==> 03-26: inputs <==
==> flow/design.v <==
module dec #(parameter w=2)(
	input [w-1:0] s,
	input e,
	output reg [2**w-1:0] o
);
	always @ (*) begin
		o = 0;
		if (e)
  		  o[s] = 1;
	end
endmodule
module rgst #(
	parameter w=8
)(
	input clk, rst_b, ld, clr,
	input [w-1:0] d,
	output reg [w-1:0] q
);
	always @ (posedge clk, negedge rst_b)
		if (!rst_b)			q <= 0;
		else if (clr)			q <= 0;
		else if (ld)			q <= d;
endmodule
module cntr #(parameter w=8)(
	input clk, rst_b,c_up,clr,
	output reg [w-1:0] q
);
	always @ (posedge clk, negedge rst_b)
		if (!rst_b)			q <= 0;
		else if (c_up)			q <= q+1;
		else if (clr)			q <= 0;
endmodule
module pktmux(
  input [63:0] pkt,msg_len,
  input pad_pkt,zero_pkt,mgln_pkt,
  output reg [63:0] o
);
  always @ (*)
    if (pad_pkt == 1)         o=(1<<63);
    else if (zero_pkt == 1)   o=0;
    else if (mgln_pkt == 1)   o=msg_len;
    else                      o=pkt;
endmodule
module regfl(
  input clk,rst_b,we,
  input [2:0] s,
  input [63:0] d,
  output [511:0] q
);
  wire [7:0] dout;
  dec #(.w(3)) inst1(.s(s),.e(we),.o(dout));
  generate
    genvar i;
    for (i=0; i<8; i=i+1) begin:v
      rgst #(.w(64)) gi(.clk(clk),.rst_b(rst_b),.clr(1'b0),.d(d),.ld(dout[i]),
          .q(q[511-i*64:448-i*64]));
    end
  endgenerate
endmodule
module sha2indpath(
  input clk,rst_b,clr,st_pkt,pad_pkt,zero_pkt,mgln_pkt,
  input [63:0] pkt,
  output [2:0] idx,
  output [511:0] blk
);
  wire [63:0] mlen, mout;
  wire [21:0] mlen_r;
  assign mlen = {42'b0, mlen_r};
  pktmux inst1(.pkt(pkt),.pad_pkt(pad_pkt),.zero_pkt(zero_pkt),
      .mgln_pkt(mgln_pkt),.msg_len(mlen),.o(mout));
  regfl inst2(.clk(clk),.rst_b(rst_b),.we(st_pkt),.d(mout),
      .s(idx),.q(blk));
  cntr #(.w(3)) inst3(.clk(clk),.rst_b(rst_b),.clr(clr),.c_up(st_pkt),.q(idx));
  rgst #(.w(22)) inst4(.clk(clk),.rst_b(rst_b),.clr(clr),.q(mlen_r),
      .ld(st_pkt&(~(pad_pkt|zero_pkt|mgln_pkt))),
      .d(mlen_r+22'd64));
endmodule
module sha2inctrl(
  input clk,rst_b,lst_pkt,
  input [2:0] idx,
  output reg st_pkt,pad_pkt,
  output reg zero_pkt,mgln_pkt,
  output reg blk_val,msg_end
);
  localparam START=0,RX_PKT=1,PAD=2,ZERO=3,MGLN=4,MSG_END=5,STOP=6;
  reg [2:0] st,st_nxt;
  always @ (*)
    case(st)
      START,RX_PKT: if (lst_pkt == 0)             st_nxt=RX_PKT;
                    else                          st_nxt=PAD;
      PAD,ZERO:     if (idx == 6)                 st_nxt=MGLN;
                    else                          st_nxt=ZERO;
      MGLN:                                       st_nxt=MSG_END;
      MSG_END,STOP:                               st_nxt=STOP;
      default:                                    st_nxt=STOP;
    endcase
  always @ (*) begin
    blk_val=0;
    msg_end=0;
    st_pkt=0;
    pad_pkt=0;
    zero_pkt=0;
    mgln_pkt=0;
    case(st)
      START: begin
        st_pkt=1; end
      RX_PKT: begin
        st_pkt=1;
        if (idx == 0)
          blk_val=1; end
      PAD: begin
        st_pkt=1;
        pad_pkt=1;
        if (idx == 0)
          blk_val=1; end
      ZERO: begin
        st_pkt=1;
        zero_pkt=1;
        if (idx == 0)
          blk_val=1; end
      MGLN: begin
        st_pkt=1;
        mgln_pkt=1; end
      MSG_END: begin
        blk_val=1;
        msg_end=1; end
    endcase
  end
  always @ (posedge clk, negedge rst_b)
    if (rst_b == 0)                                 st<=START;
    else                                            st<=st_nxt;
endmodule
module sha2in(
  input clk,rst_b,lst_pkt,
  input [63:0] pkt,
  output [511:0] blk,
  output blk_val,msg_end
);
  wire [2:0] idx;
  wire st_pkt,pad_pkt,zero_pkt,mgln_pkt;
  sha2inctrl ctrl(.clk(clk),.rst_b(rst_b),.lst_pkt(lst_pkt),.idx(idx),
      .st_pkt(st_pkt),.pad_pkt(pad_pkt),.zero_pkt(zero_pkt),
      .mgln_pkt(mgln_pkt),.blk_val(blk_val),.msg_end(msg_end));
  sha2indpath dpath(.clk(clk),.rst_b(rst_b),.clr(1'b0),.st_pkt(st_pkt),
      .pad_pkt(pad_pkt),.zero_pkt(zero_pkt),.mgln_pkt(mgln_pkt),
      .pkt(pkt),.idx(idx),.blk(blk));
endmodule
==> flow/run.sh <==
#!/bin/bash
# the make line also repeats each setting of config.mk as NAME=value (left out here)
make -C /OpenROAD-flow-scripts/flow DESIGN_CONFIG=/design/flow/config.mk WORK_HOME=/design/flow/orfs CLKGATE_MAP_FILE= finish
==> flow/config.mk <==
export PLATFORM = sky130hd
export DESIGN_NAME = sha2in
export DESIGN_NICKNAME = sha2in
export VERILOG_FILES = /design/flow/design.v
export SDC_FILE = /design/flow/constraint.sdc
export NUM_CORES = 4
export LEC_CHECK = 0
export ABC_AREA = 1
export CAP_MARGIN = 30
export CELL_PAD_IN_SITES_GLOBAL_PLACEMENT = 2
export CORE_ASPECT_RATIO = 0.89
export CORE_MARGIN = 2
export CORE_UTILIZATION = 40
export CTS_CLUSTER_DIAMETER = 112
export GPL_ROUTABILITY_DRIVEN = 0
export SETUP_SLACK_MARGIN = -0.29
export SLEW_MARGIN = 20
==> flow/constraint.sdc <==
create_clock -name core_clock -period 4.0 [get_ports {clk}]
set_input_delay 0.8000 -clock core_clock [delete_from_list [all_inputs] [get_ports {clk}]]
set_output_delay 0.8000 -clock core_clock [all_outputs]
set_load 0.01 [all_outputs]
==> inputs of 04-12, as changes to 03-26 <==
- ABC_AREA: 1 -> unset
- CAP_MARGIN: 30 -> 20
- CELL_PAD_IN_SITES_GLOBAL_PLACEMENT: 2 -> unset
- CORE_ASPECT_RATIO: 0.89 -> unset
- CORE_UTILIZATION: 40 -> 66
- CTS_CLUSTER_DIAMETER: 112 -> unset
- CTS_CLUSTER_SIZE: unset -> 37
- GPL_ROUTABILITY_DRIVEN: 0 -> unset
- SETUP_SLACK_MARGIN: -0.29 -> 0.65
==> flow/constraint.sdc (replaced) <==
create_clock -name core_clock -period 2.38 [get_ports {clk}]
set_input_delay 0.4760 -clock core_clock [delete_from_list [all_inputs] [get_ports {clk}]]
set_output_delay 0.4760 -clock core_clock [all_outputs]
set_load 0.01 [all_outputs]
==> inputs of 01-22, as changes to 03-26 <==
- CAP_MARGIN: 30 -> 20
- CELL_PAD_IN_SITES_GLOBAL_PLACEMENT: 2 -> 0
- CORE_ASPECT_RATIO: 0.89 -> unset
- CORE_UTILIZATION: 40 -> 57
- CTS_CLUSTER_DIAMETER: 112 -> 312
- CTS_CLUSTER_SIZE: unset -> 14
- PLACE_DENSITY: unset -> 0.64
- SETUP_SLACK_MARGIN: -0.29 -> unset
==> flow/constraint.sdc (replaced) <==
create_clock -name core_clock -period 2.04 [get_ports {clk}]
set_input_delay 0.4080 -clock core_clock [delete_from_list [all_inputs] [get_ports {clk}]]
set_output_delay 0.4080 -clock core_clock [all_outputs]
set_load 0.01 [all_outputs]
==> out/metrics.cfg <==
[run_status]
outcome=complete, no violations

[final_timing]
slew_headroom_pct=36.00

[clock_network]
cts_tree=done

[detailed_routing]
drt-met1-wl_um=34880
firstDrtPassIters=5

[final_layout]
comb_share_pct=23.33
seq_area_share_pct=45.11
num-nonclk-buffers=625
fin_util_pct=55.84
biggestCellCategory=flip-flops and latches

[power]
p_sw_mw=10.08

[worst_setup_path]
path_class=reg2out

[grt]
grt_pass1_wl_um=124200

[synth]
netlist_top_cells_count=1502 x nand2_1, 536 x dfrtp_1, 82 x inv_1
ys_seq_share_pct=62.62

-- figures above: 03-26

==> out/metrics.cfg <==
[run_status]
firstError=[ERROR DPL-0038] Utilization greater than 100%, impossible to legalize
haltStage=clock tree synthesis
outcome=aborted with a tool error

[placed_design]
place_hpwl_um=48270
dp_slack_ps=165.9

[synth]
netlist_top_cells_count=536 x dfrtp_1, 456 x nand2_1, 383 x o21ai_0
netlist_area_mm2=0.02027
mux_share_pct=7.847
ys_seq_share_pct=66.31
ys_sh_adder_pct=0.4322

[die]
dieHeight_um=179.2

-- figures above: 04-12

==> out/metrics.cfg <==
[detailed_routing]
firstDrtPassIters=5
drt-met1-wl_um=27560

[grt]
grt_pass1_wl_um=115400

[run_status]
outcome=complete, no violations

[final_layout]
seq_area_share_pct=45.30
fin_util_pct=79.33
comb_share_pct=23.43
biggestCellCategory=flip-flops and latches

[synth]
ys_seq_share_pct=62.62
avgSynthCellArea_um2=8.685
netlist_top_cells_count=1502 x nand2_1, 536 x dfrtp_1, 82 x inv_1

[worst_setup_path]
path_class=reg2out

[power]
p_sw_mw=18.97

[clock_network]
cts_tree=done

-- figures above: 01-22


* * *

==> branch ember <==
RTL: the design.v shown in full above, as it stands there.
clock: 2.13 ns
lec_check: 0
cap_margin: 20
core_margin: 2
core_utilization: 68
cts_cluster_diameter: 53
cts_cluster_size: 43
setup_slack_margin: 0.58
slew_margin: 20
run.sh (not shown) runs the stock make flow with config.mk's settings and CLKGATE_MAP_FILE=.
==> branch zinc (differences from branch ember) <==
Settings changed: CORE_UTILIZATION 68 to 64, CTS_CLUSTER_DIAMETER 53 to not set, CTS_CLUSTER_SIZE 43 to not set, SETUP_SLACK_MARGIN 0.58 to not set.
==> flow/constraint.sdc (replaced) <==
create_clock -name core_clock -period 2.66 [get_ports {clk}]
set_input_delay 0.5320 -clock core_clock [delete_from_list [all_inputs] [get_ports {clk}]]
set_output_delay 0.5320 -clock core_clock [all_outputs]
set_load 0.01 [all_outputs]
==> branch juniper (differences from branch ember) <==
Settings changed: CORE_UTILIZATION 68 to 40, CTS_CLUSTER_DIAMETER 53 to not set, CTS_CLUSTER_SIZE 43 to not set, SETUP_SLACK_MARGIN 0.58 to not set.
==> flow/constraint.sdc (replaced) <==
create_clock -name core_clock -period 3.16 [get_ports {clk}]
set_input_delay 0.6320 -clock core_clock [delete_from_list [all_inputs] [get_ports {clk}]]
set_output_delay 0.6320 -clock core_clock [all_outputs]
set_load 0.01 [all_outputs]
==> branch maple (differences from branch ember) <==
Settings changed: CORE_UTILIZATION 68 to 72, CTS_CLUSTER_DIAMETER 53 to 396, CTS_CLUSTER_SIZE 43 to 14, SETUP_SLACK_MARGIN 0.58 to 0.2.
==> flow/constraint.sdc (replaced) <==
create_clock -name core_clock -period 1.32 [get_ports {clk}]
set_input_delay 0.2640 -clock core_clock [delete_from_list [all_inputs] [get_ports {clk}]]
set_output_delay 0.2640 -clock core_clock [all_outputs]
set_load 0.01 [all_outputs]
==> notes <==
Hold slack: branch zinc is higher than branch juniper (480 ps).
Branch maple did not get past detailed placement, error DPL-0033. Branch ember never finished: it broke off in clock tree synthesis with DPL-0033. Branch juniper completed and failed the layout checks on hold timing. Branch zinc passed the timing, design-rule and antenna checks.
In branch juniper the cell count is larger than in branch zinc, by about 9%.
Sequential share of layout area: branch zinc is higher than branch juniper (0.81 points).
Total power: branch juniper is lower than branch zinc (about 16%).
Between branch juniper and branch zinc, the lower critical path depth is in branch juniper (gap 2).
==> figures <==
Cell Pwr Density: branch ember -; branch zinc 1330 mW/mm^2; branch juniper 1097 mW/mm^2; branch maple -
M1 GR Usage: branch ember -; branch zinc 51.19%; branch juniper 31.40%; branch maple -
Number of setup buffers added after CTS: branch ember -; branch zinc 0; branch juniper 0; branch maple -
Share of total power in combinational logic: branch ember -; branch zinc 44.3%; branch juniper 42.3%; branch maple -
Number of detailed-route iterations in the first pass: branch ember -; branch zinc 5; branch juniper 7; branch maple -
Outcome: branch ember stopped before the end; branch zinc complete, no violations; branch juniper failed layout checks; branch maple stopped before the end
Last stage reached: branch ember clock tree synthesis; branch zinc -; branch juniper -; branch maple detailed placement
Layout check failures: branch ember -; branch zinc -; branch juniper hold timing; branch maple -
Critical-path maximum fanout: branch ember -; branch zinc 6; branch juniper 5; branch maple -
Length of routed met2 wiring: branch ember -; branch zinc 34,000 um; branch juniper 30,680 um; branch maple -
Clk slew on worst S/H paths: branch ember -; branch zinc 70 ps; branch juniper 70 ps; branch maple -
Least-Margin Pin Slew: branch ember -; branch zinc 553.7 ps; branch juniper 804.8 ps; branch maple -
Largest net degree at the start of global routing: branch ember -; branch zinc 103; branch juniper 98; branch maple -
Type of the worst setup path: branch ember -; branch zinc register to output pin; branch juniper register to output pin; branch maple -

* * *

==> lagoon: inputs <==
RTL: the design.v shown in full above, as it stands there.
==> flow/config.mk <==
export PLATFORM = sky130hd
export DESIGN_NAME = sha2in
export DESIGN_NICKNAME = sha2in
export VERILOG_FILES = /design/flow/design.v
export SDC_FILE = /design/flow/constraint.sdc
export NUM_CORES = 4
export LEC_CHECK = 0
export ABC_AREA = 1
export CAP_MARGIN = 20
export CORE_MARGIN = 2
export CORE_UTILIZATION = 62
export SLEW_MARGIN = 20
==> flow/constraint.sdc <==
create_clock -name core_clock -period 1.76 [get_ports {clk}]
set_input_delay 0.3520 -clock core_clock [delete_from_list [all_inputs] [get_ports {clk}]]
set_output_delay 0.3520 -clock core_clock [all_outputs]
set_load 0.01 [all_outputs]
==> inputs of harbor, as changes to lagoon <==
Settings changed: ABC_AREA 1 to default, CAP_MARGIN 20 to 15, CORE_UTILIZATION 62 to 72, CTS_CLUSTER_DIAMETER from default to 347, CTS_CLUSTER_SIZE from default to 99, TNS_END_PERCENT from default to 5.
==> flow/constraint.sdc (replaced) <==
create_clock -name core_clock -period 2.11 [get_ports {clk}]
set_input_delay 0.4220 -clock core_clock [delete_from_list [all_inputs] [get_ports {clk}]]
set_output_delay 0.4220 -clock core_clock [all_outputs]
set_load 0.01 [all_outputs]
==> inputs of yarrow, as changes to lagoon <==
Settings changed: ABC_AREA 1 to default, CORE_UTILIZATION 62 to 40.
==> flow/constraint.sdc (replaced) <==
create_clock -name core_clock -period 4.0 [get_ports {clk}]
set_input_delay 0.8000 -clock core_clock [delete_from_list [all_inputs] [get_ports {clk}]]
set_output_delay 0.8000 -clock core_clock [all_outputs]
set_load 0.01 [all_outputs]
==> inputs of amber, as changes to lagoon <==
Settings changed: ABC_AREA 1 to default, CORE_UTILIZATION 62 to 66, CTS_CLUSTER_DIAMETER from default to 397, PLACE_DENSITY from default to 0.37.
==> flow/constraint.sdc (replaced) <==
create_clock -name core_clock -period 2.48 [get_ports {clk}]
set_input_delay 0.4960 -clock core_clock [delete_from_list [all_inputs] [get_ports {clk}]]
set_output_delay 0.4960 -clock core_clock [all_outputs]
set_load 0.01 [all_outputs]
==> comparison table <==
| quantity | lagoon | yarrow | harbor | amber |
|---|---|---|---|---|
| Run status | did not finish | timing/DRC/antenna clean | did not finish | timing/DRC/antenna clean |
| Last stage reached | global routing (5_1_grt) | - | clock tree synthesis (4_1_cts) | - |
| Mean post-synth cell area | 8.685 um2 | 11.30 um2 | 11.30 um2 | 11.30 um2 |
| Metal3 WL | - | 5307 um | - | 10120 um |
| Share of Yosys cell area claimed by the top area cell type | 62.50% | 66.18% | 66.18% | 66.18% |
| # DRC | - | 0 | - | 0 |
| Type of the tightest min-delay check | - | input pin to async pin | - | input pin to async pin |
| Max Transition Viols Final | - | 0 | - | 0 |
| Post-Synthesis Cells | 2471 | 1793 | 1793 | 1793 |
| Post-synth cell types | 26 | 35 | 35 | 35 |
| Cell Area, Placed | 28600 um2 | 26750 um2 | 26790 um2 | 26620 um2 |
| Routed met2 length | - | 31000 um | - | 37620 um |
| Reg-to-reg critical path startpoint | - | dpath.inst3.q[0] | - | ctrl.st[2] |
| Wire length the detailed router placed on met1 | - | 26890 um | - | 24970 um |
| Quantity of gates resized following cts | 550 | 0 | - | 3 |
| Routed vias | - | 15000 | - | 18120 |
| Chip area | 36120 um2 | 52480 um2 | 29510 um2 | 32130 um2 |
| Power density relative to cell area | - | 865.4 nW/um2 | - | 1480 nW/um2 |
| Number of logic stages on the critical path including buffering | - | 6 | - | 4 |
| Signed area change from the synthesized netlist to the final layout | - | 41.45% | - | 40.55% |
| Setup repair bufs after CTS | 8 | 0 | - | 2 |
| Final Core Density | - | 57.26% | - | 93.61% |
Power figures rest on the tool's default switching activity, not on a simulated workload.
